==> run M: inputs <==
==> flow/design.v <==
`timescale 1ns/1ps
`default_nettype none
module half_adder_1(a, b, sum, c_out);
input wire a, b;
output logic sum, c_out;
always_comb begin
  sum = a ^ b; 
  c_out = a & b;
end
endmodule
`timescale 1ns/1ps
`default_nettype none
module full_adder_1(a, b, c_in, sum, c_out);
input wire a, b, c_in;
output logic sum, c_out;
logic a_bar;
logic b_bar;
logic c_in_bar;
always_comb begin
  a_bar = ~a;
  b_bar = ~b;
  c_in_bar = ~c_in;
  sum = (a_bar & b_bar & c_in) | (a_bar & b & c_in_bar) | (a & b_bar & c_in_bar) | (a & b & c_in);
  c_out = (b & c_in) | (a & b) | (a & c_in);
end
endmodule
`timescale 1ns/1ps
`default_nettype none
module full_adder_2(a, b, sum, c_out);
input wire [1:0] a, b;
output logic [1:0] sum;
output logic c_out;
logic half_adder_1_0_c_out;
half_adder_1 HALF_ADDER_1_0 (.a(a[0]), .b(b[0]), .sum(sum[0]), .c_out(half_adder_1_0_c_out));
full_adder_1 FULL_ADDER_1_0 (.a(a[1]), .b(b[1]), .c_in(half_adder_1_0_c_out), .sum(sum[1]), .c_out(c_out));
endmodule
`timescale 1ns/1ps
`default_nettype none
module full_adder_3(a, b, c_in, sum, c_out);
input wire [2:0] a;
input wire b, c_in;
output logic [2:0] sum;
output logic c_out;
logic full_adder_1_0_c_out;
logic full_adder_1_1_c_out;
full_adder_1 FULL_ADDER_1_0 (.a(a[0]), .b(b), .c_in(c_in), .sum(sum[0]), .c_out(full_adder_1_0_c_out));
full_adder_1 FULL_ADDER_1_1 (.a(a[1]), .b(1'b0), .c_in(full_adder_1_0_c_out), .sum(sum[1]), .c_out(full_adder_1_1_c_out));
full_adder_1 FULL_ADDER_1_2 (.a(a[2]), .b(1'b0), .c_in(full_adder_1_1_c_out), .sum(sum[2]), .c_out(c_out));
endmodule
`timescale 1ns/1ps
`default_nettype none
module adder_8_1_bits(a, sum, c_out);
input wire [7:0] a;
output logic [2:0] sum;
output logic c_out;
logic full_adder_1_0_sum, full_adder_1_0_c_out, full_adder_1_1_sum, full_adder_1_1_c_out, full_adder_2_0_c_out;
logic [1:0] full_adder_2_0_sum;
full_adder_1 FULL_ADDER_1_0(.a(a[0]), .b(a[1]), .c_in(a[2]), .sum(full_adder_1_0_sum), .c_out(full_adder_1_0_c_out));
full_adder_1 FULL_ADDER_1_1(.a(a[3]), .b(a[4]), .c_in(a[5]), .sum(full_adder_1_1_sum), .c_out(full_adder_1_1_c_out));
full_adder_2 FULL_ADDER_2_0(.a({full_adder_1_0_c_out, full_adder_1_0_sum}), .b({full_adder_1_1_c_out, full_adder_1_1_sum}), .sum(full_adder_2_0_sum), .c_out(full_adder_2_0_c_out));
full_adder_3 FULL_ADDER_3_0(.a({full_adder_2_0_c_out, full_adder_2_0_sum}), .b(a[6]), .c_in(a[7]), .sum(sum), .c_out(c_out));
endmodule
`timescale 1ns/1ps
`default_nettype none
module comparator(live, neighbors, out);
input wire live;
input wire [2:0] neighbors;
output logic out;
always_comb begin
  out = (live & ~neighbors[2] & neighbors[1] & ~neighbors[0]) | (~neighbors[2] & neighbors[1] & neighbors[0]);
end
endmodule
`default_nettype none
`timescale 1ns/1ps
module conway_cell(clk, rst, ena, state_0, state_d, state_q, neighbors);
input wire clk;
input wire rst;
input wire ena;
input wire state_0;
output logic state_d;  
output logic state_q;
input wire [7:0] neighbors;
logic [2:0] sum;
logic c_out;
adder_8_1_bits ADDER_8_1(
    .a(neighbors),
    .sum(sum),
    .c_out(c_out)
    );
comparator COMPARATOR(
    .live(state_q),
    .neighbors(sum),
    .out(state_d)
    );
always_ff @(posedge clk ) begin
    if (rst == 1) begin
        state_q <= state_0;
    end
    else if (ena == 1) begin
        state_q <= state_d;
    end
end
endmodule
`timescale 1ns/1ps
module decoder_1_to_2(ena, in, out);
input wire ena;
input wire in;
output logic [1:0] out;
logic in_bar;
always_comb begin
  out[1] = in & ena;
  in_bar = ~ in;
  out[0] = in_bar & ena;
end
endmodule
`timescale 1ns/1ps
module decoder_2_to_4(ena, in, out);
input wire ena;
input wire [1:0] in;
output logic [3:0] out;
logic b_bar;
logic [1:0] decoder_0_out;
logic [1:0] decoder_1_out;
decoder_1_to_2 DECODER_0 (.ena(b_bar), .in(in[0]), .out(decoder_0_out[1:0]));
decoder_1_to_2 DECODER_1 (.ena(in[1]), .in(in[0]), .out(decoder_1_out[1:0]));
always_comb begin
    b_bar = ~ in[1];
    out[3] = decoder_1_out[1] & ena;
    out[2] = decoder_1_out[0] & ena;
    out[1] = decoder_0_out[1] & ena;
    out[0] = decoder_0_out[0] & ena;
end
endmodule
`timescale 1ns/1ps
module decoder_3_to_8(ena, in, out);
input wire ena;
input wire [2:0] in;
output logic [7:0] out;
logic c_bar;
logic [3:0] decoder_0_out;
logic [3:0] decoder_1_out;
decoder_2_to_4 DECODER_0 (.ena(c_bar), .in(in[1:0]), .out(decoder_0_out));
decoder_2_to_4 DECODER_1 (.ena(in[2]), .in(in[1:0]), .out(decoder_1_out));
always_comb begin
  c_bar = ~in[2];
  out[7] = decoder_1_out[3] & ena;
  out[6] = decoder_1_out[2] & ena;
  out[5] = decoder_1_out[1] & ena;
  out[4] = decoder_1_out[0] & ena;
  out[3] = decoder_0_out[3] & ena;
  out[2] = decoder_0_out[2] & ena;
  out[1] = decoder_0_out[1] & ena;
  out[0] = decoder_0_out[0] & ena;
end
endmodule
`default_nettype none
`timescale 1ns/1ps
module led_array_driver(ena, x, cells, rows, cols);
parameter N=8;  
parameter ROWS=N;
parameter COLS=N;
input wire ena;
input wire [$clog2(N):0] x;
input wire [N*N-1:0] cells;
output logic [N-1:0] rows;
output logic [N-1:0] cols;
initial begin
  if ((N <= 0) || (N > 8)) begin
    $error("N must be within 0 and 8.");
  end
  if (ROWS != COLS) begin
    $error("Non square led arrays are not supported. (%dx%d)", ROWS, COLS);
  end
  if (ROWS < N) begin
    $error("ROWS/COLS must be >= than the size of the Conway Grid.");
  end
end
wire [N-1:0] x_decoded;
decoder_3_to_8 COL_DECODER(ena, x[$clog2(N)-1:0], x_decoded);
always_comb begin
  cols = x_decoded;
  rows[0] = ~cells[x*ROWS];
  rows[1] = ~cells[x*ROWS + 1];
  rows[2] = ~cells[x*ROWS + 2];
  rows[3] = ~cells[x*ROWS + 3];
  rows[4] = ~cells[x*ROWS + 4];
  rows[5] = ~cells[x*ROWS + 5];
  rows[6] = ~cells[x*ROWS + 6];
  rows[7] = ~cells[x*ROWS + 7];
end
endmodule
`default_nettype none  
module main(clk, buttons, init_cells, leds, rgb, cols, rows);
parameter game_divider = 8;  
parameter display_divider = 2;  
parameter N = 8;  
parameter M = N + 2;  
initial if (N < 3) $error("N has to be >= 3 to make for interesting patterns.");
initial if (M !== (N+2)) $error("M must N+2=%d, not %d", N+2,M);  
input wire clk;
input wire [1:0] buttons;
logic rst; always_comb rst = buttons[0];  
input wire [N*N-1:0] init_cells;  
output logic [1:0] leds;
output logic [2:0] rgb;
output wire [N-1:0] cols;
output wire [N-1:0] rows;
logic [game_divider:0] game_counter;
logic [display_divider:0] display_counter;
logic rst_game; always_comb rst_game = buttons[0] | buttons[1];
logic step_game;
logic [$clog2(N):0] x;
wire [M*M-1:0] bordered_cells_q;  
wire [M*M-1:0] bordered_cells_d; 
logic [M*M-1:0] bordered_cells_0;  
logic [N*N-1:0] cells_q;  
logic [N*N-1:0] cells_0;  
always_comb begin : io_logic 
    leds[0] = buttons[0] ^ buttons[1];
    leds[1] = buttons[0] & buttons[1];
    rgb[0] = ~( buttons[0] & ~buttons[1]);
    rgb[1] = ~(~buttons[0] &  buttons[1]);
    rgb[2] = ~( buttons[0] &  buttons[1]);
end
led_array_driver #(.ROWS(N), .COLS(N), .N(N)) LED_DRIVER (
  .ena(1'b1),
  .cells(cells_q),
  .x(x),
  .rows(rows[N-1:0]),
  .cols(cols[N-1:0])
);
generate
  genvar r;
  for (r = 0; r < M; r = r + 1) begin : init_rows
    if ((r == 0) || (r == M-1)) begin : border_row
      always_comb bordered_cells_0[M*(r+1)-1:M*r] = 0;
    end else begin : inner_row
      always_comb bordered_cells_0[M*(r+1)-1:M*r] = {1'b0, init_cells[N*r-1:N*(r-1)], 1'b0};
    end
  end
endgenerate
function int cell_index(int i, int j);
  cell_index = M*j + i;
endfunction
generate
  genvar i;
  genvar j;
  for (i = 0; i < M; i = i + 1) begin : cells_x
    for (j = 0; j < M; j = j + 1) begin : cells_y
      if ( (i > 0) && (i < (M-1)) && (j > 0) && (j < (M-1)) ) begin
        conway_cell CELL(
          .clk(clk), .rst(rst_game), .ena(step_game),
          .neighbors({
            bordered_cells_q[cell_index(i-1, j-1)],
            bordered_cells_q[cell_index(i-1, j  )],
            bordered_cells_q[cell_index(i-1, j+1)],
            bordered_cells_q[cell_index(i  , j+1)],
            bordered_cells_q[cell_index(i+1, j+1)],
            bordered_cells_q[cell_index(i+1, j  )],
            bordered_cells_q[cell_index(i+1, j-1)],
            bordered_cells_q[cell_index(i  , j-1)]
          }),
          .state_0(bordered_cells_0[cell_index(i, j)]),
          .state_d(bordered_cells_d[cell_index(i, j)]),
          .state_q(bordered_cells_q[cell_index(i, j)])
        );
      end else begin  
        assign bordered_cells_q[cell_index(i,j)] = bordered_cells_0[cell_index(i,j)];
        assign bordered_cells_d[cell_index(i,j)] = 0;
      end
    end
  end
  for (i = 0; i < N; i = i + 1) begin
    always_comb begin
        cells_q[N*(i+1)-1:N*i] = bordered_cells_q[M*(i+2)-2:M*(i+1)+1];
        cells_0[N*(i+1)-1:N*i] = bordered_cells_0[M*(i+2)-2:M*(i+1)+1];
    end
  end
endgenerate
parameter faster_divider = 15;
always_ff @(posedge clk) begin : clocks_and_dividers  
  if (rst) begin
      game_counter <= 0;
      display_counter <= 0;
      x <= 0;
  end
  else begin
      if (game_counter[game_divider]) begin
        game_counter <= 0;
      end
      else begin 
        game_counter <= game_counter + 1;
      end
      if(display_counter[display_divider]) begin
        display_counter <= 0;
        if(x >= (N-1)) begin
          x <= 0;
        end
        else begin
          x <= x + 1;
        end
      end
      else begin
        display_counter <= display_counter + 1;
      end
  end
end  
always_comb step_game = game_counter[game_divider];  
endmodule
`default_nettype wire  
==> flow/run.sh <==
#!/bin/bash
# the make line also repeats each setting of config.mk as NAME=value (left out here)
make -C /OpenROAD-flow-scripts/flow DESIGN_CONFIG=/design/flow/config.mk WORK_HOME=/design/flow/orfs CLKGATE_MAP_FILE= finish
==> flow/config.mk <==
export PLATFORM = sky130hd
export DESIGN_NAME = main
export DESIGN_NICKNAME = main
export VERILOG_FILES = /design/flow/design.v
export SDC_FILE = /design/flow/constraint.sdc
export NUM_CORES = 4
export LEC_CHECK = 0
export CAP_MARGIN = 20
export CORE_MARGIN = 2
export CORE_UTILIZATION = 70
export CTS_CLUSTER_DIAMETER = 43
export CTS_CLUSTER_SIZE = 41
export PLACE_DENSITY_LB_ADDON = 0.28
export SETUP_SLACK_MARGIN = 0.45
export SLEW_MARGIN = 20
==> flow/constraint.sdc <==
create_clock -name core_clock -period 3.28 [get_ports {clk}]
set_input_delay 0.6560 -clock core_clock [delete_from_list [all_inputs] [get_ports {clk}]]
set_output_delay 0.6560 -clock core_clock [all_outputs]
set_load 0.01 [all_outputs]
==> run R: changes against run M <==
--- a/flow/config.mk
+++ b/flow/config.mk
@@ -9,7 +9,4 @@
 export CORE_MARGIN = 2
-export CORE_UTILIZATION = 70
-export CTS_CLUSTER_DIAMETER = 43
-export CTS_CLUSTER_SIZE = 41
-export PLACE_DENSITY_LB_ADDON = 0.28
-export SETUP_SLACK_MARGIN = 0.45
+export CORE_UTILIZATION = 40
+export PLACE_DENSITY = 0.6
 export SLEW_MARGIN = 20
==> flow/constraint.sdc (replaced) <==
create_clock -name core_clock -period 4.51 [get_ports {clk}]
set_input_delay 0.9020 -clock core_clock [delete_from_list [all_inputs] [get_ports {clk}]]
set_output_delay 0.9020 -clock core_clock [all_outputs]
set_load 0.01 [all_outputs]
==> run K: changes against run M <==
--- a/flow/config.mk
+++ b/flow/config.mk
@@ -9,7 +9,5 @@
 export CORE_MARGIN = 2
-export CORE_UTILIZATION = 70
-export CTS_CLUSTER_DIAMETER = 43
-export CTS_CLUSTER_SIZE = 41
-export PLACE_DENSITY_LB_ADDON = 0.28
-export SETUP_SLACK_MARGIN = 0.45
+export CORE_UTILIZATION = 72
+export CTS_CLUSTER_DIAMETER = 104
+export PLACE_DENSITY = 0.6
 export SLEW_MARGIN = 20
==> flow/constraint.sdc (replaced) <==
create_clock -name core_clock -period 2.94 [get_ports {clk}]
set_input_delay 0.5880 -clock core_clock [delete_from_list [all_inputs] [get_ports {clk}]]
set_output_delay 0.5880 -clock core_clock [all_outputs]
set_load 0.01 [all_outputs]
==> results <==
quantity                                                               run K                     run M                   run R
DRC violation count after routing                                          0                         -                       0
Outcome                                           complete, but fails checks            did not finish          finished clean
Stage where the flow stopped                                               -  global routing (5_1_grt)                       -
Violated checks                                                 setup timing                         -                       -
Metal2 WL                                                            18.8 mm                         -                 12.4 mm
Drt first-iter violations                                               1018                         -                     333
Synthesis-to-layout area growth                                        26.8%                         -                   13.7%
Setup violation total in the final timing report                          30                         -                       0
Non-CTS inverters                                                        370                         -                     370
Sequential cell area in the final layout                           2240 um^2                         -               2240 um^2
Number of sequential storage elements                                     80                         -                      80
Count of max-cap constraint violations                                     0                         -                       0
Net count, final                                                        1767                         -                    1630
Critical setup path kind                                register to register                         -  register to output pin
Summed negative setup slack over all endpoints                      -2.80 ns                         -                    0 ns
Detail-routed via count per cell                                        6.21                         -                    4.76
Hold Violations, Final                                                     0                         -                       0

==> run a <==
Starts from the design.v that is shown in full above.
clock: 6.76 ns
lec_check: 0
cap_margin: 5
cell_pad_in_sites_detail_placement: 2
cell_pad_in_sites_global_placement: 0
core_aspect_ratio: 0.6
core_margin: 9
core_utilization: 29
gpl_routability_driven: 0
gpl_timing_driven: 0
hold_slack_margin: 0.2
min_routing_layer: met2
place_density_lb_addon: 0.14
setup_slack_margin: 1.03
slew_margin: 35
tns_end_percent: 80
run.sh (not shown) runs the stock make flow with config.mk's settings and CLKGATE_MAP_FILE=.
==> inputs of run b, as changes to run a <==
==> flow/config.mk (replaced) <==
export PLATFORM = sky130hd
export DESIGN_NAME = main
export DESIGN_NICKNAME = main
export VERILOG_FILES = /design/flow/design.v
export SDC_FILE = /design/flow/constraint.sdc
export NUM_CORES = 4
export LEC_CHECK = 0
export CAP_MARGIN = 20
export CORE_MARGIN = 2
export CORE_UTILIZATION = 70
export PLACE_DENSITY = 0.6
export SLEW_MARGIN = 20
==> flow/constraint.sdc (replaced) <==
create_clock -name core_clock -period 4.51 [get_ports {clk}]
set_input_delay 0.9020 -clock core_clock [delete_from_list [all_inputs] [get_ports {clk}]]
set_output_delay 0.9020 -clock core_clock [all_outputs]
set_load 0.01 [all_outputs]
==> inputs of run c, as changes to run a <==
--- a/flow/config.mk
+++ b/flow/config.mk
@@ -9,10 +9,8 @@
 export CELL_PAD_IN_SITES_DETAIL_PLACEMENT = 2
-export CELL_PAD_IN_SITES_GLOBAL_PLACEMENT = 0
+export CELL_PAD_IN_SITES_GLOBAL_PLACEMENT = 3
 export CORE_ASPECT_RATIO = 0.6
-export CORE_MARGIN = 9
+export CORE_MARGIN = 2
 export CORE_UTILIZATION = 29
-export GPL_ROUTABILITY_DRIVEN = 0
 export GPL_TIMING_DRIVEN = 0
 export HOLD_SLACK_MARGIN = 0.2
-export MIN_ROUTING_LAYER = met2
 export PLACE_DENSITY_LB_ADDON = 0.14
@@ -20,2 +18 @@
 export SLEW_MARGIN = 35
-export TNS_END_PERCENT = 80
==> flow/constraint.sdc (replaced) <==
create_clock -name core_clock -period 3.6 [get_ports {clk}]
set_input_delay 0.7200 -clock core_clock [delete_from_list [all_inputs] [get_ports {clk}]]
set_output_delay 0.7200 -clock core_clock [all_outputs]
set_load 0.01 [all_outputs]
==> run_results.csv <==
group,metric,value,unit
outcome,status,"no timing/DRC/antenna violations",
die,core_area,40500,um2
cells_and_area,seq_share,12.6,%
die,num_rows,57,
run,tool_warnings,72,
[end of results for run c]
==> run_results.csv <==
group,metric,value,unit
outcome,status,"no timing/DRC/antenna violations",
die,core_area,16600,um2
cells_and_area,seq_share,16.9,%
[end of results for run b]
==> run_results.csv <==
group,metric,value,unit
outcome,status,"no timing/DRC/antenna violations",
die,core_area,40600,um2
[end of results for run a]
